## run A
==> flow/design.v (excerpt) <==
module apb_uart #(
    parameter SYSTEM_FREQUENCY = 50_000_000,
    parameter SAMPLING_RATE = 16
)(
    input pclk,  
    input preset_n,  
    input psel,
    input penable,
    input pwrite,
    input[11:0] paddr,
    input[3:0] pstrb,
    input[31:0] pwdata,
    output pready,
    output pslverr,
    output[31:0] prdata,
    output irq,
    output logic baud_o,
    output logic tick_rx, 
    input cts_n,
    input rx,
    output tx,
    output rts_n
);
    localparam logic [11:0] ADDR_TDR = 12'h000;
    localparam logic [11:0] ADDR_RDR = 12'h004;
    localparam logic [11:0] ADDR_LCR = 12'h008;
    localparam logic [11:0] ADDR_OCR = 12'h00C;
    localparam logic [11:0] ADDR_LSR = 12'h010;
    localparam logic [11:0] ADDR_FCR = 12'h014;
    localparam logic [11:0] ADDR_IER = 12'h018;
    localparam logic [11:0] ADDR_IIR = 12'h01C;
    localparam logic [11:0] ADDR_HCR = 12'h020;
    logic [31:0] tdr;
    logic [31:0] rdr;
    logic [31:0] lcr;
    logic [31:0] ocr;
    logic [31:0] lsr;
    logic [31:0] fcr;
    logic [31:0] ier;
    logic [31:0] iir;
    logic [31:0] hcr;
    logic [31:0] pwdata_d;
    logic psel_d;
    logic penable_d;
    logic pwrite_d;
    logic [11:0] paddr_d;
    logic [3:0] pstrb_d;
    always_ff @(posedge pclk or negedge preset_n) begin
        if(~preset_n) begin
             pwdata_d<= 0;
             psel_d <= 0;
  ...
Size: roughly 3800 cells after synthesis, about 810 flip-flops, ~94 I/O pins.
make LEC_CHECK=0 ABC_AREA=1 CAP_MARGIN=20 CORE_ASPECT_RATIO=0.72 CORE_MARGIN=2 CORE_UTILIZATION=72 CTS_CLUSTER_DIAMETER=374 CTS_CLUSTER_SIZE=10 PLACE_DENSITY_LB_ADDON=0.0 SETUP_SLACK_MARGIN=1.0 SLEW_MARGIN=20 finish   # period 3.37 ns
run.sh (not shown) runs the stock make flow with config.mk's settings and CLKGATE_MAP_FILE=.
Modified inputs, run B compared to run A
Settings: CORE_ASPECT_RATIO: 0.72 -> unset; CTS_CLUSTER_DIAMETER: 374 -> 377; SETUP_SLACK_MARGIN: 1.0 -> 0.99; PLACE_DENSITY_LB_ADDON: 0.0 -> unset.
Findings:
Summary of run B over run A: clock network power consumption was more or less identical; fraction of area in multi-input gates neither gained nor lost much; clock latency at the later pin of the worst-skew pair was more or less identical. Taking run A as the reference, in run B final cell count fell by 0.52%; maximum clock frequency fell by about 1.7%. Per the comparison of run B with run A, power held; worst hold slack went down 0.095 ns.
### run B -> run C
Settings: putting CORE_ASPECT_RATIO at 0.72 where nothing was set; putting PLACE_DENSITY at 0.36 where nothing was set; swapping 377 for 374 in CTS_CLUSTER_DIAMETER; swapping 0.99 for 1.0 in SETUP_SLACK_MARGIN.
### Flow results
- Share of the cycle needed by the critical path after routing: run C vs run B, no meaningful difference
- The lower count of placed standard cells including taps of run B and run C is in run B.
- uart_rx_top_inst.fifo_rx_inst.mem[6][7] as the worst setup path endpoint was reported by run C, and uart_tx_top_inst.fifo_tx_inst.count[4] by run B.
- Worst setup slack delta for run C relative to run B: 0.0039 ns higher
- Summary: with run B as the reference, routed wire length in run C moved up slightly.
- Status: maximum frequency parity (run C, run B)
- Re time the final worst path needs with I/O delays and setup: run B and run C aren't equal, and the higher value belongs to run B.
- Run B has a lower total power than run C.
- Wire length on met1 went up by a little under 10% going from run B to run C.
- Looking at leakage power summed over all cells, run C sits 0.061 nW above run B.
- Across both runs, growth of design area from synthesis to finish was higher for run C than for run B.
Input changes introduced in run D (baseline for comparison: run C):
Settings: swapping 72 for 70 in CORE_UTILIZATION; clearing PLACE_DENSITY, which used to be 0.36; clearing CORE_ASPECT_RATIO, which used to be 0.72; swapping 1.0 for 0.66 in SETUP_SLACK_MARGIN; clearing ABC_AREA, which used to be 1.
Notes after the runs:
Changes observed in run D relative to run C: cell area shows a reduction of 2.6%, area of the synthesized netlist per yosys stat now sits lower, routed wire length decreased about 8%.
Post-cts gate resize count delta for run D relative to run C: 17 lower
Sequential share of layout area ends up higher on run D.

---

apb_uart again, from the RTL that the note above started with.
==> flow/design.v (excerpt) <==
module apb_uart #(
    parameter SYSTEM_FREQUENCY = 50_000_000,
    parameter SAMPLING_RATE = 16
)(
    input pclk,  
    input preset_n,  
    input psel,
    input penable,
    input pwrite,
    input[11:0] paddr,
    input[3:0] pstrb,
    input[31:0] pwdata,
    output pready,
    output pslverr,
    output[31:0] prdata,
    output irq,
    output logic baud_o,
    output logic tick_rx, 
    input cts_n,
    input rx,
    output tx,
    output rts_n
);
    localparam logic [11:0] ADDR_TDR = 12'h000;
    localparam logic [11:0] ADDR_RDR = 12'h004;
    localparam logic [11:0] ADDR_LCR = 12'h008;
    localparam logic [11:0] ADDR_OCR = 12'h00C;
    localparam logic [11:0] ADDR_LSR = 12'h010;
    localparam logic [11:0] ADDR_FCR = 12'h014;
    localparam logic [11:0] ADDR_IER = 12'h018;
    localparam logic [11:0] ADDR_IIR = 12'h01C;
    localparam logic [11:0] ADDR_HCR = 12'h020;
    logic [31:0] tdr;
    logic [31:0] rdr;
    logic [31:0] lcr;
    logic [31:0] ocr;
    logic [31:0] lsr;
    logic [31:0] fcr;
    logic [31:0] ier;
    logic [31:0] iir;
    logic [31:0] hcr;
    logic [31:0] pwdata_d;
    logic psel_d;
    logic penable_d;
    logic pwrite_d;
    logic [11:0] paddr_d;
    logic [3:0] pstrb_d;
    always_ff @(posedge pclk or negedge preset_n) begin
  ...
clock: 6.19 ns
lec_check: 0
abc_area: 1
cap_margin: 0
core_margin: 2
core_utilization: 72
cts_cluster_diameter: 400
cts_cluster_size: 10
place_density_lb_addon: 0.07
slew_margin: 20
Edit:
==> flow/config.mk (replaced) <==
export PLATFORM = sky130hd
export DESIGN_NAME = apb_uart
export DESIGN_NICKNAME = apb_uart
export VERILOG_FILES = /design/flow/design.v
export SDC_FILE = /design/flow/constraint.sdc
export NUM_CORES = 4
export LEC_CHECK = 0
export CAP_MARGIN = 20
export CORE_MARGIN = 2
export CORE_UTILIZATION = 72
export CTS_CLUSTER_SIZE = 50
export SETUP_SLACK_MARGIN = 0.89
export SLEW_MARGIN = 20
==> flow/constraint.sdc (replaced) <==
create_clock -name core_clock -period 3.37 [get_ports {pclk}]
set_input_delay 0.6740 -clock core_clock [delete_from_list [all_inputs] [get_ports {pclk}]]
set_output_delay 0.6740 -clock core_clock [all_outputs]
set_load 0.01 [all_outputs]
After rerunning: The new run finished clean. Power grows by 86%. Die size falls by 2.1%. Cell count drops by 17%. Final area rises by 1.7%. Global-route usage is higher by 2.6 points. Area after synthesis falls by 2.1%. Synthesized cell count is lower by 21%.
Edit:
--- a/flow/config.mk
+++ b/flow/config.mk
@@ -7,7 +7,10 @@
 export LEC_CHECK = 0
 export CAP_MARGIN = 20
+export CORE_ASPECT_RATIO = 0.72
 export CORE_MARGIN = 2
 export CORE_UTILIZATION = 72
 export CTS_CLUSTER_SIZE = 50
-export SETUP_SLACK_MARGIN = 0.89
+export HOLD_SLACK_MARGIN = 0.3
+export PLACE_DENSITY_LB_ADDON = 0.01
+export SETUP_SLACK_MARGIN = 0.96
 export SLEW_MARGIN = 20
Outcome: Global-route usage barely changes. Synthesized area stays the same. Setup slack gains 0.070 ns. Sequential cell count stays the same. Sequential power stays flat. Via count went up by 2.0%. Wire length climbs by 1.4%.
Edit:
==> flow/config.mk (replaced) <==
export PLATFORM = sky130hd
export DESIGN_NAME = apb_uart
export DESIGN_NICKNAME = apb_uart
export VERILOG_FILES = /design/flow/design.v
export SDC_FILE = /design/flow/constraint.sdc
export NUM_CORES = 4
export LEC_CHECK = 0
export ABC_AREA = 1
export CAP_MARGIN = 20
export CORE_MARGIN = 2
export CORE_UTILIZATION = 72
export CTS_CLUSTER_DIAMETER = 374
export CTS_CLUSTER_SIZE = 10
export SETUP_SLACK_MARGIN = 1.0
export SLEW_MARGIN = 20
- The changed run completed with no timing, DRC or antenna violations
- cell area shrinks by about 1%
- setup slack improved by 0.024 ns
- global-route usage shrinks by 1.7 points
- total power shrinks by about 1.7%
- wire length shrinks by about 3%
- area after synthesis grows by 2.1%
Edit:
==> flow/config.mk (replaced) <==
export PLATFORM = sky130hd
export DESIGN_NAME = apb_uart
export DESIGN_NICKNAME = apb_uart
export VERILOG_FILES = /design/flow/design.v
export SDC_FILE = /design/flow/constraint.sdc
export NUM_CORES = 4
export LEC_CHECK = 0
export CAP_MARGIN = 20
export CORE_MARGIN = 2
export CORE_UTILIZATION = 70
export PLACE_DENSITY_LB_ADDON = 0.01
export SETUP_SLACK_MARGIN = 0.98
export SLEW_MARGIN = 20
Final cell count fell by 17%.
Clock-buffer cell count came out lower by 30.
Area after synthesis drops by 2.1%.
Critical path depth shrinks by 3.
Fmax came out higher by 1.6%.
Power figures rest on the tool's default switching activity, not on a simulated workload.
